**flow/run.sh**
```bash
#!/bin/bash
# the make line also repeats each setting of config.mk as NAME=value (left out here)
make -C /OpenROAD-flow-scripts/flow DESIGN_CONFIG=/design/flow/config.mk WORK_HOME=/design/flow/orfs CLKGATE_MAP_FILE= finish
```
**flow/config.mk**
```make
export PLATFORM = sky130hd
export DESIGN_NAME = cpu
export DESIGN_NICKNAME = cpu
export VERILOG_FILES = /design/flow/design.v
export SDC_FILE = /design/flow/constraint.sdc
export NUM_CORES = 4
export LEC_CHECK = 0
export ABC_AREA = 0
export CAP_MARGIN = 15
export CORE_ASPECT_RATIO = 0.68
export CORE_MARGIN = 2
export CORE_UTILIZATION = 68
export MAX_ROUTING_LAYER = met5
export PLACE_DENSITY = 0.62
export SETUP_SLACK_MARGIN = -0.4
export SLEW_MARGIN = 20
export TNS_END_PERCENT = 70
```
**flow/constraint.sdc**
```tcl
create_clock -name core_clock -period 6.14 [get_ports {clk}]
set_input_delay 1.2280 -clock core_clock [delete_from_list [all_inputs] [get_ports {clk}]]
set_output_delay 1.2280 -clock core_clock [all_outputs]
set_load 0.01 [all_outputs]
```
**flow/design.v**
```verilog
module PC(pcout,pcin,clk, rst);
	input [6:0]pcin;
	input clk, rst;
	output reg [6:0] pcout;
	always@(posedge clk) begin
		if(rst) pcout <= 0;
		else pcout <= pcin;
	end
endmodule
module pcplus1(pcout,pcin);
	input[6:0] pcin;
	output [6:0] pcout;
	assign pcout = pcin + 7'b1;
endmodule
module loadWord();
endmodule
module storeWord();
endmodule
module jump(nextAddr,jumpAddr, jump,pc);
	output reg [6:0] nextAddr;
	input[25:0] jumpAddr;
	input jump;
	input [6:0] pc;
	always@(*)
	if(jump) nextAddr =  jumpAddr[6:0] ; 
	else nextAddr = pc;
endmodule 
module jumpRegister(nextAddr,s,jr,pc);
	output reg [6:0] nextAddr;
	input[31:0] s;
	input jr;
	input [6:0]pc;
	always@(*)
	if(jr) nextAddr =  s[6:0];
	else nextAddr = pc;
endmodule 
module BGT(nextAddr,offset,pc,bgt);
	output reg[6:0] nextAddr;
	input [15:0]offset;
	input bgt;
	input [6:0] pc;		
	always@(*)begin
	if (bgt) begin
		nextAddr = offset[6:0];
	end
	else nextAddr = pc;
	end
endmodule
module adderCLA32(sum, cout, overf, zerof, negf, a, b);
	output [31:0] sum;
	output cout, overf, zerof, negf;
	input [31:0] a, b;
	wire [7:0]temp;
	genvar i;
	generate
		for (i = 0; i < 8; i = i + 1)
		begin: adder
			if (i == 0)
				CLA_4bit a0(sum[3:0], temp[0], a[3:0], b[3:0], 1'b0);
			else
				CLA_4bit a1(sum[((i * 4) + 3): (i * 4)], temp[i], a[((i * 4) + 3): (i * 4)], b[((i * 4) + 3): (i * 4)], temp[i - 1]);
		end
	endgenerate
	assign cout = temp[7];
	assign overf = (a[31] == b[31]) && (sum[31] != a[31]);
	assign zerof = !overf && ((sum == 0) && !cout);
	assign negf = !overf && (cout || (!cout && sum[31]));
endmodule
module CLA_4bit(sum, cout, a, b, cin);
    output [3:0] sum;
    output cout;
    input [3:0] a, b;
    input cin;
    wire [3:0] g, p, c;
    assign g = a & b;  
    assign p = a ^ b;  
    assign c[0] = cin;
    assign c[1] = g[0] | (p[0] & c[0]);
    assign c[2] = g[1] | (p[1] & g[0]) | (p[1] & p[0] & c[0]);
    assign c[3] = g[2] | (p[2] & g[1]) | (p[2] & p[1] & g[0]) | (p[2] & p[1] & p[0] & c[0]);
    assign cout = g[3] | (p[3] & g[2]) | (p[3] & p[2] & g[1]) | (p[3] & p[2] & p[1] & g[0]) |(p[3] & p[2] & p[1] & p[0] & c[0]);
    assign sum = p ^ c;
endmodule
module subtractorRTL(diff, bout, overf, zerof, negf, a, b);
	output [31:0] diff;
	output bout, overf, zerof, negf;
	input [31:0] a, b;
	adderCLA32 sub(diff, bout, overf, zerof, negf, a, (~b + 32'b1));
endmodule
module shiftRTL(in, amount, dataOut, zeroFlag, overflowFlag, carryoutFlag, negativeFlag);
	input [31:0] in;
	input [1:0] amount;
	output [31:0] dataOut;
	output zeroFlag, overflowFlag, carryoutFlag, negativeFlag;
	assign overflowFlag = 1'b0;
	assign carryoutFlag = (amount == 2'b00) ? 1'b0 : in[31];
	assign dataOut = (amount == 2'b00) ? in : (amount == 2'b01) ? in << 1 : (amount == 2'b10) ? in << 2 : in << 3;
	assign negativeFlag = dataOut[31];
	assign zeroFlag = (dataOut == 0) ? 1'b1 : 1'b0;
endmodule
module compareRTL(busA, busB, dataOut, zeroFlag, overflowFlag, carryoutFlag, negativeFlag);
	input [31:0] busA, busB;
	output [31:0] dataOut;
	output  zeroFlag, overflowFlag, carryoutFlag, negativeFlag;
	assign zeroFlag = 0;
	assign overflowFlag = 0;
	assign carryoutFlag = 0;
	assign negativeFlag = 0;
	assign dataOut = (busA < busB) ? 1 : 0;
endmodule
module xorRTL(a,b,out,zerof,negf,overf,carry);
	input [31:0] a, b;
	output [31:0] out;
	output zerof,negf,overf,carry;
	genvar i;
	generate
		for (i = 0; i < 32; i = i + 1)
		begin: xorLogic
			xor1 o(a[i],b[i],out[i]);
		end
	endgenerate
	assign zerof = (out == 0);
	assign negf = 0;
	assign overf = 0;
	assign carry = 0;
endmodule
module xor1(a,b,out);
	input a,b;
	output  out;
	assign out = a^b;
endmodule	
module andRTL(a,b,out,zerof,negf,overf,carry);
	input  [31:0] a, b;
	output  [31:0] out;
	output  zerof,negf,overf,carry;
	genvar i;
	generate
		for (i = 0; i < 32; i = i + 1)
		begin: andLogic
			and1 o(a[i],b[i],out[i]);
		end
	endgenerate
	assign zerof = (out ==  32'b0);
	assign negf = 0;
	assign overf = 0;
	assign carry = 0;
endmodule
module and1(a,b,out);
	input a,b;
	output  out;
	assign out = a*b;
endmodule
module orRTL(a,b,out,zerof,negf,overf,carry);
	input  [31:0] a, b;
	output  [31:0] out;
	output  zerof,negf,overf,carry;
	wire zerof;
	genvar i;
	generate
		for (i = 0; i < 32; i = i + 1)
		begin: orLogic
			or1 o(a[i],b[i],out[i]);
		end
	endgenerate
	assign zerof = (out == 0);
	assign negf = 0;
	assign overf = 0;
	assign carry = 0;
endmodule
module or1(a,b,out);
	input a,b;
	output  out;
	assign out = a||b;
endmodule 
module alu(dataOut, zeroFlag, overflowFlag, carryoutFlag, negativeFlag, busA, busB, control);
	output [31:0] dataOut;
	output zeroFlag, overflowFlag, carryoutFlag, negativeFlag;
	input [31:0]busA, busB;
	input [2:0] control;
	wire [31:0] dataOut8 [7:0];
	wire [7:0] zeroFlag8, overflowFlag8, carryoutFlag8, negativeFlag8;
	assign dataOut8[0] = 32'b0;
	assign zeroFlag8[0] = 1'b0;  
	assign overflowFlag8[0] = 1'b0;
	assign carryoutFlag8[0] = 1'b0;
	assign negativeFlag8[0] = 1'b0;
	adderCLA32 adder(dataOut8[1], carryoutFlag8[1], overflowFlag8[1], zeroFlag8[1], negativeFlag8[1], busA, busB);
	subtractorRTL subtractor(dataOut8[2], carryoutFlag8[2], overflowFlag8[2], zeroFlag8[2], negativeFlag8[2], busA, busB);
	andRTL ander(busA, busB,dataOut8[3],zeroFlag8[3], negativeFlag8[3], overflowFlag8[3],carryoutFlag8[3] );
	orRTL orer(busA, busB,dataOut8[4],zeroFlag8[4], negativeFlag8[4], overflowFlag8[4],carryoutFlag8[4] );
	xorRTL xorer(busA, busB,dataOut8[5],zeroFlag8[5], negativeFlag8[5], overflowFlag8[5],carryoutFlag8[5] );
	compareRTL comparer(busA, busB,dataOut8[6], zeroFlag8[6], overflowFlag8[6], carryoutFlag8[6], negativeFlag8[6]);
	shiftRTL shifter(busA, busB[1:0],dataOut8[7], zeroFlag8[7], overflowFlag8[7], carryoutFlag8[7], negativeFlag8[7]);
	mux32_8 selDataOut(dataOut, dataOut8[0], dataOut8[1], dataOut8[2], dataOut8[3], dataOut8[4], dataOut8[5], dataOut8[6], dataOut8[7], control);
	mux1_8 selZero(zeroFlag, zeroFlag8, control);
	mux1_8 selOverf(overflowFlag, overflowFlag8, control);
	mux1_8 selCarry(carryoutFlag, carryoutFlag8, control);
	mux1_8 selNeg(negativeFlag, negativeFlag8, control);
endmodule
module mux32_8 (D0, i0,
					i1,
					i2,
					i3,
					i4,
					i5,
					i6,
					i7, sel);
	output [31:0] D0;
	input [31:0] i0, i1, i2, i3, i4, i5, i6, i7;
	input[2:0] sel;
	wire [31:0] v [1:0];
	mux32_4 m0(v[0], i0,  i1,  i2,  i3,  sel[0], sel[1]);
	mux32_4 m1(v[1], i4,  i5,  i6,  i7,  sel[0], sel[1]);
	mux32_2 m10(D0, v[0], v[1], sel[2]);
endmodule
module mux32_4(D0, in0, in1, in2, in3, sel0, sel1);
	output [31:0] D0;
	input [31:0] in0, in1, in2, in3; 
	input sel0, sel1;
	wire [31:0] q0, q1;
	mux32_2 m0(q0, in0, in1, sel0);
	mux32_2 m1(q1, in2, in3, sel0);
	mux32_2 m (D0, q0, q1, sel1);
endmodule
module mux32_2(D0, in0, in1, sel0);
	output [31:0] D0;
	input  [31:0] in0, in1;
	input sel0;
	wire nSel;
	wire [31:0] q0, q1;
	not(nSel, sel0);
	genvar i;
	generate
	for (i = 0; i < 32; i = i + 1)
	begin: ands
		and(q0[i], in1[i], sel0);
		and(q1[i], in0[i], nSel);
	end
	endgenerate
	genvar j;
	generate
	for (j = 0; j < 32; j = j + 1)
	begin: ors
		or(D0[j], q0[j], q1[j]);
	end
	endgenerate
endmodule
module mux1_8 (D0, i, sel);
	output D0;
	input [7:0] i;
	input[2:0] sel;
	wire v [1:0];
	mux1_4 m0(v[0], i[0],  i[1],  i[2],  i[3],  sel[0], sel[1]);
	mux1_4 m1(v[1], i[4],  i[5],  i[6],  i[7],  sel[0], sel[1]);
	mux1_2 m10(D0, v[0], v[1], sel[2]);
endmodule
module mux1_4(D0, in0, in1, in2, in3, sel0, sel1);
	output D0;
	input in0, in1, in2, in3; 
	input sel0, sel1;
	wire q0, q1;
	mux1_2 m0(q0, in0, in1, sel0);
	mux1_2 m1(q1, in2, in3, sel0);
	mux1_2 m (D0, q0, q1, sel1);
endmodule
module mux1_2(D0, in0, in1, sel0);
	output D0;
	input in0, in1;
	input sel0;
	wire nSel;
	wire q0, q1;
	not(nSel, sel0);
	and(q0, in1, sel0);
	and(q1, in0, nSel);
	or(D0, q0, q1);
endmodule
module registerFile (readOut_1, readOut_2, readSel_1, readSel_2, writeSel, data, we, rst, clock);
	output [31:0] readOut_1, readOut_2;
	input [4:0] readSel_1, readSel_2, writeSel;
	input [31:0] data;
	input we, rst, clock;
	reg [31:0] memory [31:0];  
	mux32 ma0(readOut_1, memory[0],
						memory[1],
						memory[2],
						memory[3],
						memory[4],
						memory[5],
						memory[6],
						memory[7],
						memory[8],
						memory[9],
						memory[10],
						memory[11],
						memory[12],
						memory[13],
						memory[14],
						memory[15],
						memory[16],
						memory[17],
						memory[18],
						memory[19],
						memory[20],
						memory[21],
						memory[22],
						memory[23],
						memory[24],
						memory[25],
						memory[26],
						memory[27],
						memory[28],
						memory[29],
						memory[30],
						memory[31], readSel_1);
	mux32 ma1(readOut_2, memory[0],
						memory[1],
						memory[2],
						memory[3],
						memory[4],
						memory[5],
						memory[6],
						memory[7],
						memory[8],
						memory[9],
						memory[10],
						memory[11],
						memory[12],
						memory[13],
						memory[14],
						memory[15],
						memory[16],
						memory[17],
						memory[18],
						memory[19],
						memory[20],
						memory[21],
						memory[22],
						memory[23],
						memory[24],
						memory[25],
						memory[26],
						memory[27],
						memory[28],
						memory[29],
						memory[30],
						memory[31], readSel_2);
	wire [31:0] writeDec, enWriteDec;
	decoder dec0(writeDec, writeSel);  
	and a0 (enWriteDec[0],  writeDec[0],  we);
	and a1 (enWriteDec[1],  writeDec[1],  we);
	and a2 (enWriteDec[2],  writeDec[2],  we);
	and a3 (enWriteDec[3],  writeDec[3],  we);
	and a4 (enWriteDec[4],  writeDec[4],  we);
	and a5 (enWriteDec[5],  writeDec[5],  we);
	and a6 (enWriteDec[6],  writeDec[6],  we);
	and a7 (enWriteDec[7],  writeDec[7],  we);
	and a8 (enWriteDec[8],  writeDec[8],  we);
	and a9 (enWriteDec[9],  writeDec[9],  we);
	and a10(enWriteDec[10], writeDec[10], we);
	and a11(enWriteDec[11], writeDec[11], we);
	and a12(enWriteDec[12], writeDec[12], we);
	and a13(enWriteDec[13], writeDec[13], we);
	and a14(enWriteDec[14], writeDec[14], we);
	and a15(enWriteDec[15], writeDec[15], we);
	and a16(enWriteDec[16], writeDec[16], we);
	and a17(enWriteDec[17], writeDec[17], we);
	and a18(enWriteDec[18], writeDec[18], we);
	and a19(enWriteDec[19], writeDec[19], we);
	and a20(enWriteDec[20], writeDec[20], we);
	and a21(enWriteDec[21], writeDec[21], we);
	and a22(enWriteDec[22], writeDec[22], we);
	and a23(enWriteDec[23], writeDec[23], we);
	and a24(enWriteDec[24], writeDec[24], we);
	and a25(enWriteDec[25], writeDec[25], we);
	and a26(enWriteDec[26], writeDec[26], we);
	and a27(enWriteDec[27], writeDec[27], we);
	and a28(enWriteDec[28], writeDec[28], we);
	and a29(enWriteDec[29], writeDec[29], we);
	and a30(enWriteDec[30], writeDec[30], we);
	and a31(enWriteDec[31], writeDec[31], we);
	integer k;
	always @(posedge clock)
	begin
		if (rst)
		begin
			for (k = 1; k < 32; k = k + 1)
				memory[k] <= 32'b0;
		end
		else
		begin
			for (k = 1; k < 32; k = k + 1)
			begin
				if (enWriteDec[k])
				begin
					memory[k][31:0] <= data[31:0];
				end
			end
		end
		memory[0] <= 32'b0;
	end
endmodule
module decoder(decode, select);
	output [31:0] decode;
	input [4:0] select;
	wire [4:0] nSelect;
	not n0(nSelect[0], select[0]);
	not n1(nSelect[1], select[1]);
	not n2(nSelect[2], select[2]);
	not n3(nSelect[3], select[3]);
	not n4(nSelect[4], select[4]);
	and a0 (decode[0],  nSelect[4], nSelect[3], nSelect[2], nSelect[1], nSelect[0]);
	and a1 (decode[1],  nSelect[4], nSelect[3], nSelect[2], nSelect[1],  select[0]);
	and a2 (decode[2],  nSelect[4], nSelect[3], nSelect[2],  select[1], nSelect[0]);
	and a3 (decode[3],  nSelect[4], nSelect[3], nSelect[2],  select[1],  select[0]);
	and a4 (decode[4],  nSelect[4], nSelect[3],  select[2], nSelect[1], nSelect[0]);
	and a5 (decode[5],  nSelect[4], nSelect[3],  select[2], nSelect[1],  select[0]);
	and a6 (decode[6],  nSelect[4], nSelect[3],  select[2],  select[1], nSelect[0]);
	and a7 (decode[7],  nSelect[4], nSelect[3],  select[2],  select[1],  select[0]);
	and a8 (decode[8],  nSelect[4],  select[3], nSelect[2], nSelect[1], nSelect[0]);
	and a9 (decode[9],  nSelect[4],  select[3], nSelect[2], nSelect[1],  select[0]);
	and a10(decode[10], nSelect[4],  select[3], nSelect[2],  select[1], nSelect[0]);
	and a11(decode[11], nSelect[4],  select[3], nSelect[2],  select[1],  select[0]);
	and a12(decode[12], nSelect[4],  select[3],  select[2], nSelect[1], nSelect[0]);
	and a13(decode[13], nSelect[4],  select[3],  select[2], nSelect[1],  select[0]);
	and a14(decode[14], nSelect[4],  select[3],  select[2],  select[1], nSelect[0]);
	and a15(decode[15], nSelect[4],  select[3],  select[2],  select[1],  select[0]);
	and a16(decode[16],  select[4], nSelect[3], nSelect[2], nSelect[1], nSelect[0]);
	and a17(decode[17],  select[4], nSelect[3], nSelect[2], nSelect[1],  select[0]);
	and a18(decode[18],  select[4], nSelect[3], nSelect[2],  select[1], nSelect[0]);
	and a19(decode[19],  select[4], nSelect[3], nSelect[2],  select[1],  select[0]);
	and a20(decode[20],  select[4], nSelect[3],  select[2], nSelect[1], nSelect[0]);
	and a21(decode[21],  select[4], nSelect[3],  select[2], nSelect[1],  select[0]);
	and a22(decode[22],  select[4], nSelect[3],  select[2],  select[1], nSelect[0]);
	and a23(decode[23],  select[4], nSelect[3],  select[2],  select[1],  select[0]);
	and a24(decode[24],  select[4],  select[3], nSelect[2], nSelect[1], nSelect[0]);
	and a25(decode[25],  select[4],  select[3], nSelect[2], nSelect[1],  select[0]);
	and a26(decode[26],  select[4],  select[3], nSelect[2],  select[1], nSelect[0]);
	and a27(decode[27],  select[4],  select[3], nSelect[2],  select[1],  select[0]);
	and a28(decode[28],  select[4],  select[3],  select[2], nSelect[1], nSelect[0]);
	and a29(decode[29],  select[4],  select[3],  select[2], nSelect[1],  select[0]);
	and a30(decode[30],  select[4],  select[3],  select[2],  select[1], nSelect[0]);
	and a31(decode[31],  select[4],  select[3],  select[2],  select[1],  select[0]);
endmodule
module mux2(D0, in0, in1, sel0);
	output [31:0] D0;
	input  [31:0] in0, in1;
	input sel0;
	wire nSel;
	wire [31:0] q0, q1;
	not(nSel, sel0);
	and(q0[0], in1[0], sel0);
	and(q0[1], in1[1], sel0);
	and(q0[2], in1[2], sel0);
	and(q0[3], in1[3], sel0);
	and(q0[4], in1[4], sel0);
	and(q0[5], in1[5], sel0);
	and(q0[6], in1[6], sel0);
	and(q0[7], in1[7], sel0);
	and(q0[8], in1[8], sel0);
	and(q0[9], in1[9], sel0);
	and(q0[10], in1[10], sel0);
	and(q0[11], in1[11], sel0);
	and(q0[12], in1[12], sel0);
	and(q0[13], in1[13], sel0);
	and(q0[14], in1[14], sel0);
	and(q0[15], in1[15], sel0);
	and(q0[16], in1[16], sel0);
	and(q0[17], in1[17], sel0);
	and(q0[18], in1[18], sel0);
	and(q0[19], in1[19], sel0);
	and(q0[20], in1[20], sel0);
	and(q0[21], in1[21], sel0);
	and(q0[22], in1[22], sel0);
	and(q0[23], in1[23], sel0);
	and(q0[24], in1[24], sel0);
	and(q0[25], in1[25], sel0);
	and(q0[26], in1[26], sel0);
	and(q0[27], in1[27], sel0);
	and(q0[28], in1[28], sel0);
	and(q0[29], in1[29], sel0);
	and(q0[30], in1[30], sel0);
	and(q0[31], in1[31], sel0);
	and(q1[0], in0[0], nSel);
	and(q1[1], in0[1], nSel);
	and(q1[2], in0[2], nSel);
	and(q1[3], in0[3], nSel);
	and(q1[4], in0[4], nSel);
	and(q1[5], in0[5], nSel);
	and(q1[6], in0[6], nSel);
	and(q1[7], in0[7], nSel);
	and(q1[8], in0[8], nSel);
	and(q1[9], in0[9], nSel);
	and(q1[10], in0[10], nSel);
	and(q1[11], in0[11], nSel);
	and(q1[12], in0[12], nSel);
	and(q1[13], in0[13], nSel);
	and(q1[14], in0[14], nSel);
	and(q1[15], in0[15], nSel);
	and(q1[16], in0[16], nSel);
	and(q1[17], in0[17], nSel);
	and(q1[18], in0[18], nSel);
	and(q1[19], in0[19], nSel);
	and(q1[20], in0[20], nSel);
	and(q1[21], in0[21], nSel);
	and(q1[22], in0[22], nSel);
	and(q1[23], in0[23], nSel);
	and(q1[24], in0[24], nSel);
	and(q1[25], in0[25], nSel);
	and(q1[26], in0[26], nSel);
	and(q1[27], in0[27], nSel);
	and(q1[28], in0[28], nSel);
	and(q1[29], in0[29], nSel);
	and(q1[30], in0[30], nSel);
	and(q1[31], in0[31], nSel);
	or(D0[0], q0[0], q1[0]);
	or(D0[1], q0[1], q1[1]);
	or(D0[2], q0[2], q1[2]);
	or(D0[3], q0[3], q1[3]);
	or(D0[4], q0[4], q1[4]);
	or(D0[5], q0[5], q1[5]);
	or(D0[6], q0[6], q1[6]);
	or(D0[7], q0[7], q1[7]);
	or(D0[8], q0[8], q1[8]);
	or(D0[9], q0[9], q1[9]);
	or(D0[10], q0[10], q1[10]);
	or(D0[11], q0[11], q1[11]);
	or(D0[12], q0[12], q1[12]);
	or(D0[13], q0[13], q1[13]);
	or(D0[14], q0[14], q1[14]);
	or(D0[15], q0[15], q1[15]);
	or(D0[16], q0[16], q1[16]);
	or(D0[17], q0[17], q1[17]);
	or(D0[18], q0[18], q1[18]);
	or(D0[19], q0[19], q1[19]);
	or(D0[20], q0[20], q1[20]);
	or(D0[21], q0[21], q1[21]);
	or(D0[22], q0[22], q1[22]);
	or(D0[23], q0[23], q1[23]);
	or(D0[24], q0[24], q1[24]);
	or(D0[25], q0[25], q1[25]);
	or(D0[26], q0[26], q1[26]);
	or(D0[27], q0[27], q1[27]);
	or(D0[28], q0[28], q1[28]);
	or(D0[29], q0[29], q1[29]);
	or(D0[30], q0[30], q1[30]);
	or(D0[31], q0[31], q1[31]);
endmodule
module mux4(D0, in0, in1, in2, in3, sel0, sel1);
	output [31:0] D0;
	input [31:0] in0, in1, in2, in3; 
	input sel0, sel1;
	wire [31:0] q0, q1;
	mux2 m0(q0, in0, in1, sel0);
	mux2 m1(q1, in2, in3, sel0);
	mux2 m (D0, q0, q1, sel1);
endmodule
module mux32 (D0, i0,
						i1,
						i2,
						i3,
						i4,
						i5,
						i6,
						i7,
						i8,
						i9,
						i10,
						i11,
						i12,
						i13,
						i14,
						i15,
						i16,
						i17,
						i18,
						i19,
						i20,
						i21,
						i22,
						i23,
						i24,
						i25,
						i26,
						i27,
						i28,
						i29,
						i30,
						i31, sel);
	output [31:0] D0;
	input [31:0] i0, i1, i2, i3, i4, i5, i6, i7, i8, i9, i10, i11, i12, i13, i14, i15, i16, i17, i18, i19, i20, i21, i22, i23, i24, i25, i26, i27, i28, i29, i30, i31;
	input[4:0] sel;
	wire [31:0] v [9:0];
	mux4 m0(v[0], i0,  i1,  i2,  i3,  sel[0], sel[1]);
	mux4 m1(v[1], i4,  i5,  i6,  i7,  sel[0], sel[1]);
	mux4 m2(v[2], i8,  i9,  i10, i11, sel[0], sel[1]);
	mux4 m3(v[3], i12, i13, i14, i15, sel[0], sel[1]);
	mux4 m4(v[4], i16, i17, i18, i19, sel[0], sel[1]);
	mux4 m5(v[5], i20, i21, i22, i23, sel[0], sel[1]);
	mux4 m6(v[6], i24, i25, i26, i27, sel[0], sel[1]);
	mux4 m7(v[7], i28, i29, i30, i31, sel[0], sel[1]);
	mux4 m8(v[8], v[0], v[1], v[2], v[3], sel[2], sel[3]);
	mux4 m9(v[9], v[4], v[5], v[6], v[7], sel[2], sel[3]);
	mux2 m10(D0, v[8], v[9], sel[4]);
endmodule
module instructiondec(instructionOut,clk,rst,instruction,pc,dmemAddr,dmemWriteData,dmemWrite,dmemRead,dmemReadData);
	input [31:0] instruction;
	input [6:0] pc;
	input clk, rst;
	output [4:0] dmemAddr;
	output [31:0] dmemWriteData;
	output dmemWrite, dmemRead;
	input [31:0] dmemReadData;
	output [6:0]instructionOut;
	 wire regDst,branch,memRead,memtoReg,memWrite,ALUSrc, regWrite,j,jr;
	 wire [2:0]ALUOp;
	 controlunit c1(regDst,branch,memRead,memtoReg,memWrite,ALUSrc, regWrite,ALUOp,j,jr,instruction[31:26]);
	wire [4:0] writereg;
	wire[31:0] readdata1,readdata2;
	wire [31:0]data;
	assign writereg = (regDst)? instruction[15:11]:instruction[20:16];
	registerFile reg1(readdata1,readdata2,instruction[25:21],instruction[20:16],writereg,data,regWrite,rst,clk);
	wire [31:0]ins32bit;
	signextend s1(ins32bit,instruction[15:0]);
	wire [31:0] busB;
	assign busB = (ALUSrc)? ins32bit:readdata2;
	wire [2:0] control;
	ALUcontrol alu1(control,instruction[5:0],ALUOp);
	wire [31:0] aluresult;
	wire zerof,overf,carryf,negf;
	alu alu2(aluresult,zerof,overf,carryf,negf,readdata1,busB,control);
	wire [31:0] readdata;  
	assign dmemAddr = aluresult[4:0];
	assign dmemWriteData = readdata2;
	assign dmemWrite = memWrite;
	assign dmemRead = memRead;
	assign readdata = dmemReadData;
	assign data = (memtoReg)? readdata:aluresult;
	wire [6:0]out1;
	jump j1(out1,instruction[25:0],j,pc);
	wire [6:0]out2;
	jumpRegister jr1(out2,readdata1,jr,out1);
	wire bgt;
	assign bgt = branch && (~negf);
	BGT b10(instructionOut, instruction[15:0], out2, bgt);
endmodule
module controlunit(regDst,branch,memRead,memtoReg,memWrite,ALUSrc, regWrite,ALUOp,j, jr, instruction);
	input[5:0] instruction;
	output reg regDst,branch,memRead,memtoReg,memWrite,ALUSrc, regWrite, j, jr;
	output reg [2:0]ALUOp;
	parameter [5:0]
	NOP =	6'b0,
	AND =	6'b100100,
	ANDI =6'b1100,
	OR =	6'b100101,
	ORI =	6'b001101,
	XOR =	6'b100110,
	XORI =6'b1110,
	ADD =	6'b100000,
	ADDI =6'b1000,
	SUB = 6'b100010,
	SLT =	6'b101010,
	SLL =	6'b1,
	J =	6'b10,
	JR =	6'b1001,
	BGT =	6'b111,
	LW = 	6'b100011,
	SW = 	6'b101011;
	always@(*) begin
		case(instruction)
			NOP: begin
					regDst=1;
					ALUSrc=0;
					memtoReg = 0;
					regWrite=1;
					memRead = 0;
					memWrite =0;
					branch = 0;
					ALUOp=3'b010;
					j=0;
					jr=0;
				end
			AND: begin
					regDst=1;
					ALUSrc=0;
					memtoReg = 0;
					regWrite=1;
					memRead = 0;
					memWrite =0;
					branch = 0;
					ALUOp=3'b010;
					j=0;
					jr=0;
				end
			ANDI: begin
					regDst=1;
					ALUSrc=1;
					memtoReg = 0;
					regWrite=1;
					memRead = 0;
					memWrite =0;
					branch = 0;
					ALUOp=3'b011;
					j=0;
					jr=0;
				end
			OR: begin
					regDst=1;
					ALUSrc=0;
					memtoReg = 0;
					regWrite=1;
					memRead = 0;
					memWrite =0;
					branch = 0;
					ALUOp=3'b010;
					j=0;
					jr=0;
				end
			ORI: begin
					regDst=1;
					ALUSrc=1;
					memtoReg = 0;
					regWrite=1;
					memRead = 0;
					memWrite =0;
					branch = 0;
					ALUOp=3'b101;
					j=0;
					jr=0;
				end
			XOR: begin
					regDst=1;
					ALUSrc=0;
					memtoReg = 0;
					regWrite=1;
					memRead = 0;
					memWrite =0;
					branch = 0;
					ALUOp=3'b010;
					j=0;
					jr=0;
				end
			XORI: begin
					regDst=1;
					ALUSrc=1;
					memtoReg = 0;
					regWrite=1;
					memRead = 0;
					memWrite =0;
					branch = 0;
					ALUOp=3'b100;
					j=0;
					jr=0;
				end
			ADD: begin
					regDst=1;
					ALUSrc=0;
					memtoReg = 0;
					regWrite=1;
					memRead = 0;
					memWrite =0;
					branch = 0;
					ALUOp=3'b010;
					j=0;
					jr=0;
				end
			ADDI: begin
					regDst=1;
					ALUSrc=1;
					memtoReg = 0;
					regWrite=1;
					memRead = 0;
					memWrite =0;
					branch = 0;
					ALUOp=3'b0;
					j=0;
					jr=0;
				end
			SUB: begin
					regDst=1;
					ALUSrc=0;
					memtoReg = 0;
					regWrite=1;
					memRead = 0;
					memWrite =0;
					branch = 0;
					ALUOp=3'b010;
					j=0;
					jr=0;
				end
			SLT: begin
					regDst=1;
					ALUSrc=0;
					memtoReg = 0;
					regWrite=1;
					memRead = 0;
					memWrite =0;
					branch = 0;
					ALUOp=3'b010;
					j=0;
					jr=0;
				end
			SLL: begin
					regDst=1;
					ALUSrc=0;
					memtoReg = 0;
					regWrite=1;
					memRead = 0;
					memWrite =0;
					branch = 0;
					ALUOp=3'b010;
					j=0;
					jr=0;
				end
			J: begin
					regDst=1;
					ALUSrc=0;
					memtoReg = 0;
					regWrite=1;
					memRead = 0;
					memWrite =0;
					branch = 0;
					ALUOp=3'b010;
					j=1;
					jr=0;
				end
			JR: begin
					regDst=1;
					ALUSrc=0;
					memtoReg = 0;
					regWrite=1;
					memRead = 0;
					memWrite =0;
					branch = 0;
					ALUOp=3'b010;
					j=0;
					jr=1;
				end
			BGT: begin
					regDst=1'bx;
					ALUSrc=0;
					memtoReg = 1'bx;
					regWrite=0;
					memRead = 0;
					memWrite =0;
					branch = 1;
					ALUOp=3'b001;
					j=0;
					jr=0;
				end
			LW: begin
					regDst=0;
					ALUSrc=1;
					memtoReg = 1;
					regWrite=1;
					memRead = 1;
					memWrite =0;
					branch = 0;
					ALUOp=3'b0;
					j=0;
					jr=0;
				end
			SW: begin
					regDst= 1'bx;
					ALUSrc=1;
					memtoReg = 1'bx;
					regWrite = 0;
					memRead = 0;
					memWrite = 1;
					branch = 0;
					ALUOp = 3'b0;
					j=0;
					jr=0;
				end
			default: begin  
					regDst=1;
					ALUSrc=0;
					memtoReg = 0;
					regWrite=1;
					memRead = 0;
					memWrite =0;
					branch = 0;
					ALUOp=2'b10;
					j=0;
					jr=0;
					end
		endcase
	end
endmodule 
module ALUcontrol (control,instruction,ALUOp);
	input [5:0] instruction;
	input [2:0] ALUOp;
	output reg [2:0] control;
	always@(*)begin
		case(ALUOp)
			3'b0: control = 3'b001;
			3'b001: control = 3'b010;
			3'b010: begin 
				if (instruction == 6'b0) control = 3'b0;
				else if (instruction == 6'b100000) control = 3'b001; 
				else if (instruction == 6'b100010) control = 3'b010; 
				else if (instruction == 6'b100100) control = 3'b011; 
				else if (instruction == 6'b100101) control = 3'b100; 
				else if (instruction == 6'b100110) control = 3'b101; 
				else if (instruction == 6'b101010) control = 3'b110; 
				else if (instruction == 6'b000001) control = 3'b111; 
				else control =3'b0;
			end
			3'b011: control = 3'b011; 
			3'b100: control = 3'b101; 
			3'b101: control = 3'b100; 
			default: control =3'b0;
			endcase
	end
endmodule
module signextend(instruction32bit,instruction);
	input[15:0] instruction;
	output [31:0] instruction32bit;
	assign instruction32bit = (instruction[15]) ? {15'b1, instruction[15:0]} : {15'b0,instruction[15:0]};
endmodule
module cpu(clk, rst, imem_addr, imem_data, dmem_addr, dmem_wdata, dmem_we, dmem_re, dmem_rdata);
	input clk;
	input rst;
	output [6:0] imem_addr;
	input [31:0] imem_data;
	output [4:0] dmem_addr;
	output [31:0] dmem_wdata;
	output dmem_we;
	output dmem_re;
	input [31:0] dmem_rdata;
	wire[6:0] programcounter,pcout,instructionOut;
	PC p1(programcounter,instructionOut,clk,rst);
	pcplus1 pc2(pcout,programcounter);
	assign imem_addr = programcounter;
	instructiondec in2(instructionOut,clk,rst,imem_data,pcout,dmem_addr,dmem_wdata,dmem_we,dmem_re,dmem_rdata);
endmodule
```
==> results.json, run 1 <==
{
  "finalSetupViolCount": 574,
  "cts-root-buf": "clkbuf_16",
  "die_w_um": 359,
  "power.leakage_nw": 27.9,
  "min_from": "in2.reg1.memory[7][30]",
  "area_growth_pct": 20.5,
  "dr.pass1.iters": 14,
  "area_leaders": "dfxtp_1, mux4_2, o21ai_0, nand3_1, a21oi_1",
  "syn_area_per_cell_um2": 9.43,
  "crit_path_start_kind": "primary input",
  "ctsLongestPathBuffers": 3,
  "rows": 88,
  "rr_endpoint": "in2.reg1.memory[5][28]",
  "synthArstFlopShare_pct": 0,
  "yosysWarnings": 13,
  "warnings": 112,
  "total_power_mw": 16.7,
  "fp_util_pct": 68.7,
  "synth.most_common_cell": "dfxtp_1",
  "rsz0062_at_grt": "true",
  "ys_seq_share_pct": 34.3,
  "topCombFamilyByArea": "multiplexers",
  "tightest_slew_ns": 1.26,
  "max_freq_ghz": 0.143,
  "ctsHoldBuffers": 0,
  "critPathMaxStageDelay_ns": 0.59,
  "placed_cells": 7656,
  "power.switching_mw": 5.05,
  "netlist_top_cells_count": "dfxtp_1, o21ai_0, nand3_1, a21oi_1, mux4_2",
  "holdWs_ns": 0.471,
  "use_met1_pct": 70.6,
  "yosys-stat-area_um2": 58400,
  "xor_share_pct": 1.04,
  "antenna_found_initial": 10,
  "p_per_area_nw_per_um2": 237,
  "cts.sink_count": 999,
  "top_cell_area_share_pct": 34.3,
  "finish.utilization_pct": 82.8,
  "clk-power_mw": 6.41,
  "adder_share_pct": 3.47,
  "outcome": "complete, but fails checks",
  "r2r_start": "in2.reg1.memory[31][14]",
  "syn_inst": 6189,
  "grt_max_degree": 169,
  "dpl.hpwl_um": 172000,
  "place_area_um2": 66200,
  "path_clk_slew_ns": 0.06,
  "fillers": 4957,
  "crit_slowest_cell": "and4b_1",
  "whs_endpoint": "in2.reg1.memory[7][30]",
  "edf_count": 0,
  "top_area_cell": "dfxtp_1",
  "grt.busiest_layer": "met2",
  "drtIter0Drc": 11600,
  "post-place-ws_ns": -2.07,
  "grtUsageTotal_pct": 56.3,
  "wl_um": 255000,
  "worstSetupPathType": "primary input to output pin",
  "hp-class": "register to register",
  "finalCriticalPeriod_ns": 6.98,
  "hold_viol": 0,
  "arrival_ns": 5.75,
  "numCtsBuffers": 92,
  "drtAntennaViolNets": 0,
  "h-tree-depth": 3,
  "worst-path-buf-inv": 5,
  "p_comb_share_pct": 21.5,
  "pg_seq_mw": 6.68,
  "viasPerCell": 7.68,
  "fin_ws_ns": -0.838,
  "dr_total_vias": 60300,
  "cp-end-kind": "output pin",
  "crit_family": "buffers and inverters",
  "route.detailed.drc": 0,
  "crit_required_ns": 4.91,
  "die_y_um": 246,
  "coreArea_um2": 84900,
  "fin_area_um2": 70300,
  "crit_end": "dmem_addr[0]",
  "final_net_count": 6865,
  "port_buffers": 111,
  "ios": 112,
  "regToRegSetupSlack_ns": -0.19,
  "reg2reg_depth": 27,
  "peakVddDrop_mv": 0.267,
  "avgRoutedWirePerCell_um": 32.4,
  "synth-main-ff-cell": "dfxtp_1",
  "grt_use_met2_pct": 74.5,
  "place_congestion": 1.08,
  "setup_tns_ns": -188.92,
  "ys_sh_simple_pct": 11.7,
  "cts_tree": "yes",
  "grt_pass1_vias": 58100,
  "globalRouteOverflowTotal": 0,
  "intPower_mw": 11.6,
  "critical_path.max_fanout": 20,
  "die_area_um2": 88200,
  "share_clk_of_total_power_pct": 38.5,
  "so_faults": "negative setup slack",
  "fin_crit_sh_pct": 114,
  "clock_latency_ns": 0.74,
  "slew_headroom_pct": 15.7,
  "switching_share_pct": 30.3,
  "synth.distinct_cells": 106,
  "cp_common_cell": "buf_4",
  "mux_share_pct": 22.7,
  "pg_comb_mw": 3.58,
  "whs_path_depth": 2,
  "drv_cap": 0,
  "crit_cells": 17,
  "met3_usage_pct": 29.7,
  "compound_area_share_pct": 20.2,
  "clock_skew_ns": 0.0494,
  "worstPathCellList": "buf_4 > buf_4 > buf_4 > a221oi_1 > o21ai_1 > and4b_1 > nand2_1 > ha_1 > buf_4 > a21o_1 > a21oi_1 > nor2_1 > nor3_2 > o221ai_2 > a31oi_2 > a2bb2oi_2 > clkdlybuf4s15_2",
  "cp-startpoint": "imem_data[19]",
  "synth.cell_area_um2": 58400,
  "ys_cells": 6189,
  "p_seq_share_pct": 40.1,
  "power_top_consumer": "sequential cells",
  "synth_nets": 6407,
  "grt_pass1_wl_um": 371000,
  "slew_viol_final": 0,
  "final_cells": 7854,
  "ys_ff": 999
}
[layout make-up]
cell class | instances | area [um^2] | area share (%)
clock buffers | 124 | 2630 | 3.74
diodes | 10 | 25.0 | 0.0356
multi-input cells | 4406 | 35400 | 50.4
clock inverters | 42 | 684 | 0.973
inverters | 120 | 459 | 0.653
flip-flops and latches | 999 | 20000 | 28.4
well taps | 1125 | 1410 | 2.00
repair buffers | 1028 | 9660 | 13.7
[layer usage]
layer | vias up | part of all wire, %
met5 | - | 0.055
met3 | 1766 | 20
met1 | 28200 | 34
li1 | 24100 | -
met4 | 10 | 9.0
met2 | 6161 | 38
[what timing repair did]
| item | 4_1_cts | 5_1_grt |
|---|---|---|
| pin swaps | 9 | 9 |
| resized | 72 | 45 |
| cloned | 2 | 0 |
| setup endpoints to repair | 603 | 510 |
| hold endpoints to repair | 0 | 0 |
| setup buffers | 18 | 5 |
==> inputs of run 2 (changes only) <==
ABC_AREA = unset   (was 0)
CAP_MARGIN = 20   (was 15)
CORE_ASPECT_RATIO = unset   (was 0.68)
CORE_UTILIZATION = 40   (was 68)
MAX_ROUTING_LAYER = unset   (was met5)
PLACE_DENSITY = 0.6   (was 0.62)
SETUP_SLACK_MARGIN = unset   (was -0.4)
TNS_END_PERCENT = unset   (was 70)
clock period = 12.0 ns   (was 6.14 ns; I/O delays follow)
==> results.json, run 2 <==
{
  "max_freq_ghz": 0.0926,
  "dr.pass1.iters": 6,
  "share_clk_of_total_power_pct": 41.5,
  "peakVddDrop_mv": 0.112,
  "crit_family": "multiplexers",
  "grtUsageTotal_pct": 31.7,
  "regToRegSetupSlack_ns": 4.19,
  "compound_area_share_pct": 20.2,
  "die_area_um2": 149000,
  "rr_endpoint": "in2.reg1.memory[13][28]",
  "rsz0062_at_grt": "false",
  "die_y_um": 386,
  "synth_nets": 6407,
  "whs_endpoint": "in2.reg1.memory[11][10]",
  "reg2reg_depth": 27,
  "synth-main-ff-cell": "dfxtp_1",
  "finalSetupViolCount": 0,
  "hold_viol": 0,
  "dpl.hpwl_um": 158000,
  "edf_count": 0,
  "p_seq_share_pct": 41.1,
  "topCombFamilyByArea": "multiplexers",
  "power_top_consumer": "the clock network",
  "rows": 140,
  "yosysWarnings": 13,
  "synth.distinct_cells": 106,
  "grt_pass1_vias": 49100,
  "viasPerCell": 6.61,
  "switching_share_pct": 30.2,
  "cts-root-buf": "clkbuf_16",
  "fp_util_pct": 40.2,
  "arrival_ns": 8.40,
  "ys_seq_share_pct": 34.3,
  "drtAntennaViolNets": 0,
  "crit_path_start_kind": "primary input",
  "warnings": 110,
  "crit_cells": 16,
  "yosys-stat-area_um2": 58400,
  "crit_slowest_cell": "mux2i_1",
  "ctsLongestPathBuffers": 3,
  "path_clk_slew_ns": 0.06,
  "globalRouteOverflowTotal": 0,
  "area_growth_pct": 10.4,
  "crit_end": "dmem_addr[0]",
  "xor_share_pct": 1.04,
  "critPathMaxStageDelay_ns": 0.76,
  "power.leakage_nw": 24.0,
  "finalCriticalPeriod_ns": 10.80,
  "slew_viol_final": 0,
  "pg_comb_mw": 1.44,
  "grt_max_degree": 216,
  "syn_area_per_cell_um2": 9.43,
  "cts_tree": "yes",
  "outcome": "complete, no violations",
  "synth.cell_area_um2": 58400,
  "wl_um": 242000,
  "whs_path_depth": 2,
  "h-tree-depth": 3,
  "drv_cap": 0,
  "adder_share_pct": 3.47,
  "port_buffers": 111,
  "ys_ff": 999,
  "synthArstFlopShare_pct": 0,
  "synth.most_common_cell": "dfxtp_1",
  "ys_sh_simple_pct": 11.7,
  "worst-path-buf-inv": 4,
  "top_area_cell": "dfxtp_1",
  "min_from": "in2.reg1.memory[11][10]",
  "post-cts-setup-buffer-count": 0,
  "coreArea_um2": 145000,
  "r2r_start": "in2.reg1.memory[11][0]",
  "setup_tns_ns": 0,
  "place_congestion": 0.970,
  "dr_total_vias": 52700,
  "hp-class": "register to register",
  "cp-startpoint": "imem_data[21]",
  "route.detailed.drc": 0,
  "grt_pass1_wl_um": 349000,
  "avgRoutedWirePerCell_um": 30.4,
  "top_cell_area_share_pct": 34.3,
  "mux_share_pct": 22.7,
  "cts.sink_count": 999,
  "netlist_top_cells_count": "dfxtp_1, o21ai_0, nand3_1, a21oi_1, mux4_2",
  "clk-power_mw": 3.44,
  "total_power_mw": 8.30,
  "slew_headroom_pct": 19.1,
  "final_net_count": 6187,
  "fin_crit_sh_pct": 90.0,
  "numCtsBuffers": 105,
  "p_per_area_nw_per_um2": 129,
  "power.switching_mw": 2.50,
  "clock_skew_ns": 0.0780,
  "ys_cells": 6189,
  "syn_inst": 6189,
  "clock_latency_ns": 0.78,
  "cts_resized": 0,
  "worstPathCellList": "buf_8 > buf_12 > mux4_1 > mux4_2 > mux2i_1 > inv_1 > ha_1 > nand4b_1 > or4b_2 > nor3_1 > nor2b_1 > a2111oi_0 > o221ai_1 > a31oi_1 > a2bb2oi_2 > clkdlybuf4s50_1",
  "drtIter0Drc": 7283,
  "die_w_um": 386,
  "antenna_found_initial": 15,
  "worstSetupPathType": "primary input to output pin",
  "critical_path.max_fanout": 61,
  "pg_seq_mw": 3.41,
  "area_leaders": "dfxtp_1, mux4_2, o21ai_0, nand3_1, a21oi_1",
  "intPower_mw": 5.79,
  "crit_required_ns": 9.60,
  "ios": 112,
  "ctsHoldBuffers": 0,
  "p_comb_share_pct": 17.4,
  "cp-end-kind": "output pin",
  "tightest_slew_ns": 1.21
}
run 2: metal layers:
metal,vias up,track usage (%),part of all wire [%]
li1,22700,-,-
met1,25900,42.0,39
met2,3368,48.2,44
met3,675,7.13,11
met4,12,17.0,5.9
met5,-,0,0.028
run 2: final cells by class:
cell class              instances  area, um^2
well taps                    1917        2400
diodes                          8        20.0
clock buffers                 151        3050
inverters                     120         459
multi-input cells            4406       34900
repair buffers                337        3040
clock inverters                40         586
flip-flops and latches        999       20000
fillers                     13800       80800
run 2: metrics by stage:
step | utilization [%] | setup slack, ns | cell area [um^2] | hold WS [ns] | std cells
finish | 44.4 | 1.20 | 64400 | 0.467 | 7978
CTS | 44.4 | 1.24 | 64400 | 0.468 | 7970
global placement | 41.8 | 1.33 | 60800 | 0.450 | 7778
global route | 44.4 | 0.950 | 64400 | 0.483 | 7971
floorplan | - | 2.59 | 58400 | 0.442 | 6189
detailed placement | 41.9 | 1.27 | 60800 | 0.459 | 7779
==> inputs of run 3 (changes only) <==
CORE_UTILIZATION = 66   (was 40)
CTS_CLUSTER_DIAMETER = 341   (was unset)
MAX_ROUTING_LAYER = met4   (was unset)
TNS_END_PERCENT = 75   (was unset)
clock period = 6.06 ns   (was 12.0 ns; I/O delays follow)
==> results.json, run 3 <==
{
  "outcome": "complete, but fails checks",
  "so_faults": "negative setup slack",
  "final_cells": 8019,
  "crit_slowest_cell": "or4b_4",
  "drtAntennaViolNets": 0,
  "drtIter0Drc": 9358,
  "drv_cap": 0,
  "wl_met2_um": 106000,
  "final_net_count": 6987,
  "synth-main-ff-cell": "dfxtp_1",
  "yosys-stat-area_um2": 58400,
  "switching_share_pct": 30.3,
  "rr_endpoint": "in2.reg1.memory[25][28]",
  "slew_headroom_pct": 16.2,
  "p_per_area_nw_per_um2": 234,
  "syn_inst": 6189,
  "tightest_slew_ns": 1.26,
  "crit_required_ns": 4.85,
  "antenna_found_initial": 10,
  "fin_area_um2": 72800,
  "synth.distinct_cells": 106,
  "cts_tree": "yes",
  "synth.cell_area_um2": 58400,
  "synth_nets": 6407,
  "rsz0062_at_grt": "true",
  "dr.pass1.iters": 9,
  "worst-path-buf-inv": 8,
  "finish.utilization_pct": 82.7,
  "critPathMaxStageDelay_ns": 0.57,
  "peakVddDrop_mv": 0.273,
  "dr_total_vias": 60100,
  "total_power_mw": 17.0,
  "reg2reg_depth": 29,
  "avgRoutedWirePerCell_um": 31.4,
  "whs_endpoint": "in2.reg1.memory[3][15]",
  "r2r_start": "in2.reg1.memory[28][7]",
  "fin_ws_ns": -0.886,
  "area_leaders": "dfxtp_1, mux4_2, o21ai_0, nand3_1, a21oi_1",
  "crit_family": "simple AND/OR/NAND/NOR gates",
  "rows": 109,
  "coreArea_um2": 88000,
  "wl_um": 252000,
  "clock_latency_ns": 0.72,
  "top_area_cell": "dfxtp_1",
  "numCtsBuffers": 102,
  "setup_tns_ns": -186.75,
  "regToRegSetupSlack_ns": -0.07,
  "syn_area_per_cell_um2": 9.43,
  "crit_cells": 22,
  "finalCriticalPeriod_ns": 6.95,
  "synth.most_common_cell": "dfxtp_1",
  "ctsLongestPathBuffers": 3,
  "top_cell_area_share_pct": 34.3,
  "place_congestion": 1.08,
  "xor_share_pct": 1.04,
  "clock_skew_ns": 0.0345,
  "crit_end": "dmem_addr[0]",
  "die_y_um": 301,
  "grt_max_degree": 151,
  "cts.sink_count": 999,
  "slew_viol_final": 0,
  "ys_sh_simple_pct": 11.7,
  "cts-root-buf": "clkbuf_16",
  "wl_met1_um": 81500,
  "post-place-ws_ns": -1.66,
  "power.switching_mw": 5.17,
  "finalSetupViolCount": 596,
  "cp-startpoint": "imem_data[16]",
  "worstSetupPathType": "primary input to output pin",
  "power.leakage_nw": 28.9,
  "port_buffers": 111,
  "clk-power_mw": 6.38,
  "p_comb_share_pct": 22.8,
  "pg_comb_mw": 3.89,
  "crit_path_start_kind": "primary input",
  "ys_seq_share_pct": 34.3,
  "ys_ff": 999,
  "area_growth_pct": 24.7,
  "whs_path_depth": 2,
  "placed_cells": 7725,
  "max_freq_ghz": 0.144,
  "fin_crit_sh_pct": 115,
  "grt_pass1_vias": 57100,
  "hold_viol": 0,
  "die_area_um2": 90800,
  "top_layer_used": "met4",
  "route.met3.wl_um": 40200,
  "path_clk_slew_ns": 0.06,
  "synthArstFlopShare_pct": 0,
  "fp_util_pct": 66.3,
  "ctsHoldBuffers": 0,
  "grt_pass1_wl_um": 359000,
  "viasPerCell": 7.50,
  "hp-class": "register to register",
  "share_clk_of_total_power_pct": 37.5,
  "grtUsageTotal_pct": 54.5,
  "place_area_um2": 66700,
  "compound_area_share_pct": 20.2,
  "ys_cells": 6189,
  "dpl.hpwl_um": 167000,
  "mux_share_pct": 22.7,
  "edf_count": 0,
  "comb_area_um2": 36700,
  "h-tree-depth": 3,
  "power_top_consumer": "sequential cells",
  "topCombFamilyByArea": "multiplexers",
  "globalRouteOverflowTotal": 0,
  "p_seq_share_pct": 39.7,
  "min_from": "in2.reg1.memory[3][15]",
  "intPower_mw": 11.9,
  "netlist_top_cells_count": "dfxtp_1, o21ai_0, nand3_1, a21oi_1, mux4_2",
  "ios": 112,
  "yosysWarnings": 13,
  "flop_area_um2": 20000,
  "holdWs_ns": 0.472,
  "die_w_um": 301,
  "worstPathCellList": "buf_16 > buf_16 > buf_12 > buf_12 > buf_4 > mux4_2 > mux2i_1 > a22oi_1 > o21ai_2 > buf_4 > inv_1 > nand2_1 > ha_1 > nand4b_1 > or4b_4 > nor3_4 > nor2b_1 > a2111oi_2 > o221ai_1 > a31oi_1 > a2bb2oi_2 > dlygate4sd2_1",
  "route.detailed.drc": 0,
  "warnings": 117,
  "adder_share_pct": 3.47,
  "fillers": 5160,
  "arrival_ns": 5.73,
  "cp-end-kind": "output pin",
  "pg_seq_mw": 6.77,
  "critical_path.max_fanout": 7
}
-- run 3: area by class of cell --
| class | count | share of cell area (%) |
|---|---|---|
| sequential | 999 | 27.5 |
| antenna | 13 | 0.0447 |
| inverter | 120 | 0.638 |
| timing repair buffer | 1140 | 14.9 |
| tap | 1165 | 2.00 |
| clock buffer | 150 | 4.09 |
| multi-input combinational | 4406 | 50.4 |
| clock inverter | 26 | 0.399 |
-- run 3: repair_timing --
action | 4_1_cts | 5_1_grt
endpoints found under the setup margin | 688 | 653
buffers inserted | 33 | 65
pin swaps | 23 | 67
cloned | 9 | 6
gates resized | 144 | 203
-- run 3: routing by layer --
layer / GRT usage (%) / vias up
met1: 62.9 / 28300
met2: 77.6 / 5630
met3: 19.4 / 1787
li1: - / 24400
met5: - / -
met4: 41.2 / 0
==> inputs of run 4 (changes only) <==
CORE_UTILIZATION = 72   (was 66)
CTS_CLUSTER_DIAMETER = unset   (was 341)
PLACE_DENSITY = 0.64   (was 0.6)
TNS_END_PERCENT = unset   (was 75)
clock period = 6.96 ns   (was 6.06 ns; I/O delays follow)
==> results.json, run 4 <==
{
  "adder_share_pct": 3.47,
  "top_cell_area_share_pct": 34.3,
  "lastStage": "global routing (5_1_grt)",
  "yosysWarnings": 13,
  "ys_cells": 6189,
  "synthArstFlopShare_pct": 0,
  "syn_area_per_cell_um2": 9.43,
  "ios": 112,
  "top_area_cell": "dfxtp_1",
  "tool.error": "[ERROR GRT-0116] Global routing finished with congestion. Check the congestion regions in the DRC Viewer.",
  "syn_inst": 6189,
  "compound_area_share_pct": 20.2,
  "place_congestion": 1.11,
  "post-place-ws_ns": -1.18,
  "synth.most_common_cell": "dfxtp_1",
  "die_y_um": 289,
  "ys_ff": 999,
  "synth.distinct_cells": 106,
  "xor_share_pct": 1.04,
  "grtUsageTotal_pct": 84.7,
  "cts.sink_count": 999,
  "coreArea_um2": 80400,
  "fp_util_pct": 72.6,
  "port_buffers": 111,
  "topCombFamilyByArea": "multiplexers",
  "rows": 104,
  "synth_nets": 6407,
  "cts-root-buf": "clkbuf_16",
  "h-tree-depth": 3,
  "ctsLongestPathBuffers": 3,
  "yosys-stat-area_um2": 58400,
  "place_area_um2": 65000,
  "ys_sh_simple_pct": 11.7,
  "mux_share_pct": 22.7,
  "ctsHoldBuffers": 0,
  "numCtsBuffers": 99,
  "die_w_um": 289,
  "outcome": "stopped before the end",
  "dpl.hpwl_um": 171000,
  "netlist_top_cells_count": "dfxtp_1, o21ai_0, nand3_1, a21oi_1, mux4_2",
  "synth.cell_area_um2": 58400,
  "edf_count": 0,
  "ys_seq_share_pct": 34.3,
  "synth-main-ff-cell": "dfxtp_1",
  "globalRouteOverflowTotal": 276,
  "area_leaders": "dfxtp_1, mux4_2, o21ai_0, nand3_1, a21oi_1",
  "die_area_um2": 83300
}
## run 4: layer usage
layer	global-route usage (%)	overflow
met2	95.8	101
met3	71.9	48
met1	85.1	30
met4	81.0	97
met5	-	-
## run 4: per-stage QoR
stage / setup TNS, ns / utilization, % / std cells / hold slack, ns
after floorplan: 0 / - / 6189 / 0.442
after CTS: -0.656 / 86.4 / 7738 / 0.465
after global placement: -308.17 / 80.8 / 7531 / 0.449
after detailed placement: -348.62 / 80.8 / 7531 / 0.456
## run 4: repair_timing
action,in CTS
cloned,9
endpoints found under the setup margin,317
buffers inserted,20
resized,138
pin swaps,26
==> inputs of run 5 (changes only) <==
ABC_AREA = 0   (was unset)
CAP_MARGIN = 15   (was 20)
CORE_ASPECT_RATIO = 0.68   (was unset)
PLACE_DENSITY = 0.65   (was 0.64)
SETUP_SLACK_MARGIN = -0.4   (was unset)
TNS_END_PERCENT = 70   (was unset)
clock period = 6.14 ns   (was 6.96 ns; I/O delays follow)
==> results.json, run 5 <==
{
  "die_y_um": 239,
  "cts-root-buf": "clkbuf_16",
  "post-place-ws_ns": -1.71,
  "top_area_cell": "dfxtp_1",
  "h-tree-depth": 3,
  "top_cell_area_share_pct": 34.3,
  "ys_ff": 999,
  "topCombFamilyByArea": "multiplexers",
  "globalRouteOverflowTotal": 5,
  "ys_cells": 6189,
  "yosysWarnings": 13,
  "port_buffers": 111,
  "syn_area_per_cell_um2": 9.43,
  "area_leaders": "dfxtp_1, mux4_2, o21ai_0, nand3_1, a21oi_1",
  "rows": 86,
  "ys_sh_simple_pct": 11.7,
  "compound_area_share_pct": 20.2,
  "synthArstFlopShare_pct": 0,
  "dpl.hpwl_um": 175000,
  "numCtsBuffers": 91,
  "adder_share_pct": 3.47,
  "syn_inst": 6189,
  "tool.error": "[ERROR GRT-0116] Global routing finished with congestion. Check the congestion regions in the DRC Viewer.",
  "lastStage": "global routing (5_1_grt)",
  "synth_nets": 6407,
  "synth-main-ff-cell": "dfxtp_1",
  "ios": 112,
  "outcome": "stopped before the end",
  "synth.distinct_cells": 106,
  "ys_seq_share_pct": 34.3,
  "place_area_um2": 66100,
  "die_area_um2": 83400,
  "synth.cell_area_um2": 58400,
  "fp_util_pct": 72.4,
  "coreArea_um2": 80600,
  "cts.sink_count": 999,
  "synth.most_common_cell": "dfxtp_1",
  "yosys-stat-area_um2": 58400,
  "place_congestion": 1.13,
  "mux_share_pct": 22.7,
  "netlist_top_cells_count": "dfxtp_1, o21ai_0, nand3_1, a21oi_1, mux4_2",
  "edf_count": 0,
  "grtUsageTotal_pct": 78.9,
  "xor_share_pct": 1.04,
  "die_w_um": 349,
  "ctsLongestPathBuffers": 3
}
==> run 5: what timing repair did <==
item / CTS
setup buffers: 17
resized: 104
setup endpoints to repair: 497
pin swaps: 16
gates cloned: 6
hold buffers: 0
==> run 5: stage by stage <==
stage          power [mW]  instances  setup TNS, ns  utilization, %
2_1_floorplan        8.58       6189         -91.34               -
3_3_place_gp         9.99       7635        -799.33            82.0
3_5_place_dp         10.0       7635        -863.53            82.0
4_1_cts              16.2       7819        -140.39            86.9
==> run 5: routing by layer <==
layer / overflow / global-route usage [%]
met5: - / -
met2: 2 / 88.7
met4: 1 / 64.9
met3: 2 / 66.5
met1: 0 / 84.3
==> inputs of run 6 (changes only) <==
CORE_ASPECT_RATIO = 0.72   (was 0.68)
CORE_MARGIN = 5   (was 2)
CORE_UTILIZATION = 27   (was 72)
CTS_CLUSTER_SIZE = 33   (was unset)
GPL_TIMING_DRIVEN = 0   (was unset)
MIN_ROUTING_LAYER = met2   (was unset)
PLACE_DENSITY = unset   (was 0.65)
SETUP_SLACK_MARGIN = unset   (was -0.4)
TNS_END_PERCENT = 45   (was 70)
clock period = 9.61 ns   (was 6.14 ns; I/O delays follow)
==> results.json, run 6 <==
{
  "syn_area_per_cell_um2": 9.43,
  "netlist_top_cells_count": "dfxtp_1, o21ai_0, nand3_1, a21oi_1, mux4_2",
  "ys_ff": 999,
  "tool.error": "[ERROR GRT-0116] Global routing finished with congestion. Check the congestion regions in the DRC Viewer.",
  "cts.sink_count": 999,
  "topCombFamilyByArea": "multiplexers",
  "synthArstFlopShare_pct": 0,
  "die_area_um2": 226000,
  "ys_sh_simple_pct": 11.7,
  "numCtsBuffers": 115,
  "synth-main-ff-cell": "dfxtp_1",
  "synth_nets": 6407,
  "fp_util_pct": 27.2,
  "synth.cell_area_um2": 58400,
  "ctsLongestPathBuffers": 3,
  "edf_count": 0,
  "grtUsageTotal_pct": 91.8,
  "outcome": "stopped before the end",
  "synth.distinct_cells": 106,
  "yosysWarnings": 13,
  "ctsHoldBuffers": 0,
  "die_w_um": 558,
  "ys_cells": 6189,
  "place_congestion": 1.31,
  "ys_seq_share_pct": 34.3,
  "rows": 144,
  "yosys-stat-area_um2": 58400,
  "coreArea_um2": 214000,
  "ios": 112,
  "h-tree-depth": 3,
  "compound_area_share_pct": 20.2,
  "top_area_cell": "dfxtp_1",
  "lastStage": "global routing (5_1_grt)",
  "xor_share_pct": 1.04,
  "synth.most_common_cell": "dfxtp_1",
  "die_y_um": 404,
  "cts-root-buf": "clkbuf_16",
  "port_buffers": 99,
  "mux_share_pct": 22.7,
  "adder_share_pct": 3.47,
  "top_cell_area_share_pct": 34.3,
  "area_leaders": "dfxtp_1, mux4_2, o21ai_0, nand3_1, a21oi_1",
  "globalRouteOverflowTotal": 9677,
  "dpl.hpwl_um": 412000,
  "syn_inst": 6189
}
==> run 6: metrics by stage <==
step                      cell area, um^2  TNS (ns)  cells  setup WS (ns)  hold WS (ns)
after floorplan                     58400         0   6189           1.16         0.442
after global placement              62900  -6548.84   9135          -8.82         0.455
after detailed placement            65200  -4243.99   9235          -5.86         0.462
after CTS                           72500         0   9541       0.000274         0.475
==> run 6: what timing repair did <==
action	4_1_cts
hold endpoints to repair	0
buffers inserted	105
pin swaps	14
gates resized	564
endpoints found under the setup margin	1006
==> run 6: routing by layer <==
metal / track usage, % / overflow
met5: - / -
met4: 63.3 / 246
met3: 116 / 9030
met2: 87.2 / 401
met1: - / -
==> inputs of run 7 (changes only) <==
CORE_ASPECT_RATIO = 0.68   (was 0.72)
CORE_MARGIN = 2   (was 5)
CORE_UTILIZATION = 72   (was 27)
CTS_CLUSTER_DIAMETER = 318   (was unset)
CTS_CLUSTER_SIZE = unset   (was 33)
GPL_TIMING_DRIVEN = unset   (was 0)
MAX_ROUTING_LAYER = met5   (was met4)
MIN_ROUTING_LAYER = unset   (was met2)
PLACE_DENSITY = 0.65   (was unset)
SETUP_SLACK_MARGIN = -0.4   (was unset)
TNS_END_PERCENT = 70   (was 45)
clock period = 6.14 ns   (was 9.61 ns; I/O delays follow)
==> results.json, run 7 <==
{
  "place_congestion": 1.12,
  "synthArstFlopShare_pct": 0,
  "cts.sink_count": 999,
  "xor_share_pct": 1.04,
  "topCombFamilyByArea": "multiplexers",
  "synth-main-ff-cell": "dfxtp_1",
  "mux_share_pct": 22.7,
  "ys_seq_share_pct": 34.3,
  "numCtsBuffers": 91,
  "coreArea_um2": 80600,
  "adder_share_pct": 3.47,
  "outcome": "stopped before the end",
  "synth_nets": 6407,
  "syn_area_per_cell_um2": 9.43,
  "synth.cell_area_um2": 58400,
  "die_y_um": 239,
  "tool.error": "[ERROR GRT-0232] Routing congestion too high. Check the congestion heatmap in the GUI.",
  "netlist_top_cells_count": "dfxtp_1, o21ai_0, nand3_1, a21oi_1, mux4_2",
  "yosys-stat-area_um2": 58400,
  "edf_count": 0,
  "yosysWarnings": 13,
  "ys_ff": 999,
  "h-tree-depth": 3,
  "dpl.hpwl_um": 173000,
  "syn_inst": 6189,
  "area_leaders": "dfxtp_1, mux4_2, o21ai_0, nand3_1, a21oi_1",
  "top_cell_area_share_pct": 34.3,
  "ios": 112,
  "die_area_um2": 83400,
  "top_area_cell": "dfxtp_1",
  "ys_cells": 6189,
  "grtUsageTotal_pct": 79.1,
  "compound_area_share_pct": 20.2,
  "ys_sh_simple_pct": 11.7,
  "synth.most_common_cell": "dfxtp_1",
  "fp_util_pct": 72.4,
  "ctsLongestPathBuffers": 3,
  "ctsHoldBuffers": 0,
  "lastStage": "global routing (5_1_grt)",
  "rows": 86,
  "globalRouteOverflowTotal": 67,
  "place_area_um2": 66100,
  "cts-root-buf": "clkbuf_16",
  "port_buffers": 111,
  "synth.distinct_cells": 106,
  "die_w_um": 349
}
run 7: repair_timing:
action / CTS
buffers inserted: 25
pin swaps: 24
resized: 121
gates cloned: 3
endpoints found under the setup margin: 478
run 7: through the flow:
stage | instances | util (%) | power, mW | hold WS (ns) | worst slack [ns]
after detailed placement | 7636 | 82.1 | 10.0 | 0.461 | -1.85
after CTS | 7818 | 86.8 | 16.1 | 0.469 | -0.726
after floorplan | 6189 | - | 8.58 | 0.439 | -0.425
after global placement | 7636 | 82.1 | 9.98 | 0.450 | -1.75
run 7: routing by layer:
layer,track usage (%),overflow
met5,38.7,0
met1,83.7,0
met2,89.9,26
met3,70.0,4
met4,68.2,37
==> inputs of run 8 (changes only) <==
ABC_AREA = unset   (was 0)
CAP_MARGIN = 20   (was 15)
CORE_ASPECT_RATIO = unset   (was 0.68)
CORE_UTILIZATION = 13   (was 72)
CTS_CLUSTER_DIAMETER = unset   (was 318)
MAX_ROUTING_LAYER = unset   (was met5)
PLACE_DENSITY = 0.6   (was 0.65)
SETUP_SLACK_MARGIN = unset   (was -0.4)
TNS_END_PERCENT = unset   (was 70)
clock period = 14.5 ns   (was 6.14 ns; I/O delays follow)
==> results.json, run 8 <==
{
  "critPathMaxStageDelay_ns": 1.15,
  "syn_inst": 6189,
  "cp-end-kind": "output pin",
  "antenna_found_initial": 20,
  "cts_tree": "yes",
  "synth-main-ff-cell": "dfxtp_1",
  "crit_cells": 15,
  "edf_count": 0,
  "ys_ff": 999,
  "die_w_um": 674,
  "outcome": "complete, no violations",
  "rsz0062_at_grt": "false",
  "whs_endpoint": "in2.reg1.memory[10][28]",
  "critical_path.max_fanout": 14,
  "area_leaders": "dfxtp_1, mux4_2, o21ai_0, nand3_1, a21oi_1",
  "finalCriticalPeriod_ns": 12.86,
  "place_area_um2": 65400,
  "power_top_consumer": "the clock network",
  "power.leakage_nw": 23.9,
  "final_net_count": 6152,
  "fin_area_um2": 69300,
  "syn_area_per_cell_um2": 9.43,
  "warnings": 104,
  "synthArstFlopShare_pct": 0,
  "worst-path-buf-inv": 4,
  "crit_path_start_kind": "primary input",
  "cp-startpoint": "imem_data[25]",
  "h-tree-depth": 3,
  "wl_um": 252000,
  "worstSetupPathType": "primary input to output pin",
  "crit_end": "dmem_addr[0]",
  "die_area_um2": 454000,
  "finalSetupViolCount": 0,
  "slew_viol_final": 0,
  "whs_path_depth": 2,
  "power.switching_mw": 2.11,
  "top_cell_area_share_pct": 34.3,
  "clk-power_mw": 3.00,
  "ctsHoldBuffers": 0,
  "rows": 246,
  "rr_endpoint": "in2.reg1.memory[26][28]",
  "drtAntennaViolNets": 0,
  "drtIter0Drc": 8027,
  "arrival_ns": 9.96,
  "ys_sh_simple_pct": 11.7,
  "numCtsBuffers": 105,
  "clock_latency_ns": 0.77,
  "fin_ws_ns": 1.64,
  "die_y_um": 674,
  "topCombFamilyByArea": "multiplexers",
  "netlist_top_cells_count": "dfxtp_1, o21ai_0, nand3_1, a21oi_1, mux4_2",
  "setup_tns_ns": 0,
  "port_buffers": 111,
  "use_met1_pct": 13.7,
  "p_comb_share_pct": 17.0,
  "synth.distinct_cells": 106,
  "cts_resized": 0,
  "intPower_mw": 4.91,
  "drv_cap": 0,
  "grt_max_degree": 212,
  "xor_share_pct": 1.04,
  "holdWs_ns": 0.469,
  "adder_share_pct": 3.47,
  "grtUsageTotal_pct": 10.6,
  "hp-class": "register to register",
  "clock_skew_ns": 0.0448,
  "grt.busiest_layer": "met2",
  "min_from": "in2.reg1.memory[10][28]",
  "max_freq_ghz": 0.0778,
  "cts-root-buf": "clkbuf_16",
  "slew_headroom_pct": 13.9,
  "globalRouteOverflowTotal": 0,
  "synth.most_common_cell": "dfxtp_1",
  "synth_nets": 6407,
  "cts.sink_count": 999,
  "regToRegSetupSlack_ns": 6.60,
  "crit_family": "AND-OR/OR-AND gates",
  "post-cts-setup-buffer-count": 0,
  "p_per_area_nw_per_um2": 101,
  "grt_pass1_wl_um": 359000,
  "tightest_slew_ns": 1.29,
  "pg_seq_mw": 2.83,
  "cp_common_cell": "clkdlybuf4s50_1",
  "r2r_start": "in2.reg1.memory[31][15]",
  "total_power_mw": 7.02,
  "dr_total_vias": 52700,
  "p_seq_share_pct": 40.3,
  "coreArea_um2": 448000,
  "ctsLongestPathBuffers": 3,
  "route.detailed.drc": 0,
  "viasPerCell": 4.40,
  "fp_util_pct": 13.0,
  "pg_comb_mw": 1.19,
  "ys_seq_share_pct": 34.3,
  "worstPathCellList": "clkdlybuf4s50_1 > inv_4 > nand2_1 > a21oi_1 > a2111oi_2 > inv_1 > ha_1 > nand4_1 > nor3_1 > nor2b_1 > a2111oi_0 > o221ai_1 > a31oi_1 > a2bb2oi_2 > clkdlybuf4s50_1",
  "compound_area_share_pct": 20.2,
  "post-place-ws_ns": 2.05,
  "place_congestion": 0.948,
  "synth.cell_area_um2": 58400,
  "met3_usage_pct": 3.02,
  "dr.pass1.iters": 8,
  "peakVddDrop_mv": 0.0984,
  "crit_required_ns": 11.60,
  "grt_use_met2_pct": 15.8,
  "ys_cells": 6189,
  "area_growth_pct": 18.7,
  "hold_viol": 0,
  "path_clk_slew_ns": 0.06,
  "crit_slowest_cell": "clkdlybuf4s50_1",
  "mux_share_pct": 22.7,
  "top_area_cell": "dfxtp_1",
  "dpl.hpwl_um": 167000,
  "yosys-stat-area_um2": 58400,
  "reg2reg_depth": 24,
  "ios": 112,
  "grt_pass1_vias": 48800,
  "avgRoutedWirePerCell_um": 21.1,
  "switching_share_pct": 30.0,
  "yosysWarnings": 13,
  "share_clk_of_total_power_pct": 42.7,
  "fin_crit_sh_pct": 88.7
}
## run 8: area by class of cell
type | count | area [um^2]
fill | 50200 | 379000
multi-input combinational | 4406 | 34900
sequential | 999 | 20000
tap | 5952 | 7450
clock buffer | 150 | 3050
timing repair buffer | 302 | 2660
clock inverter | 47 | 747
inverter | 120 | 460
antenna | 3 | 7.51
## run 8: per-stage QoR
step	util [%]	instances
2_1_floorplan	-	6189
3_3_place_gp	14.6	11800
3_5_place_dp	14.6	11800
4_1_cts	15.5	12000
5_1_grt	15.5	12000
6_report	15.5	12000
## run 8: metal layers
layer	part of all wire, %	vias up
li1	-	22600
met3	13	719
met5	0.037	-
met1	39	25800
met2	43	3505
met4	5.8	14
Power and IR drop assume default switching activity.
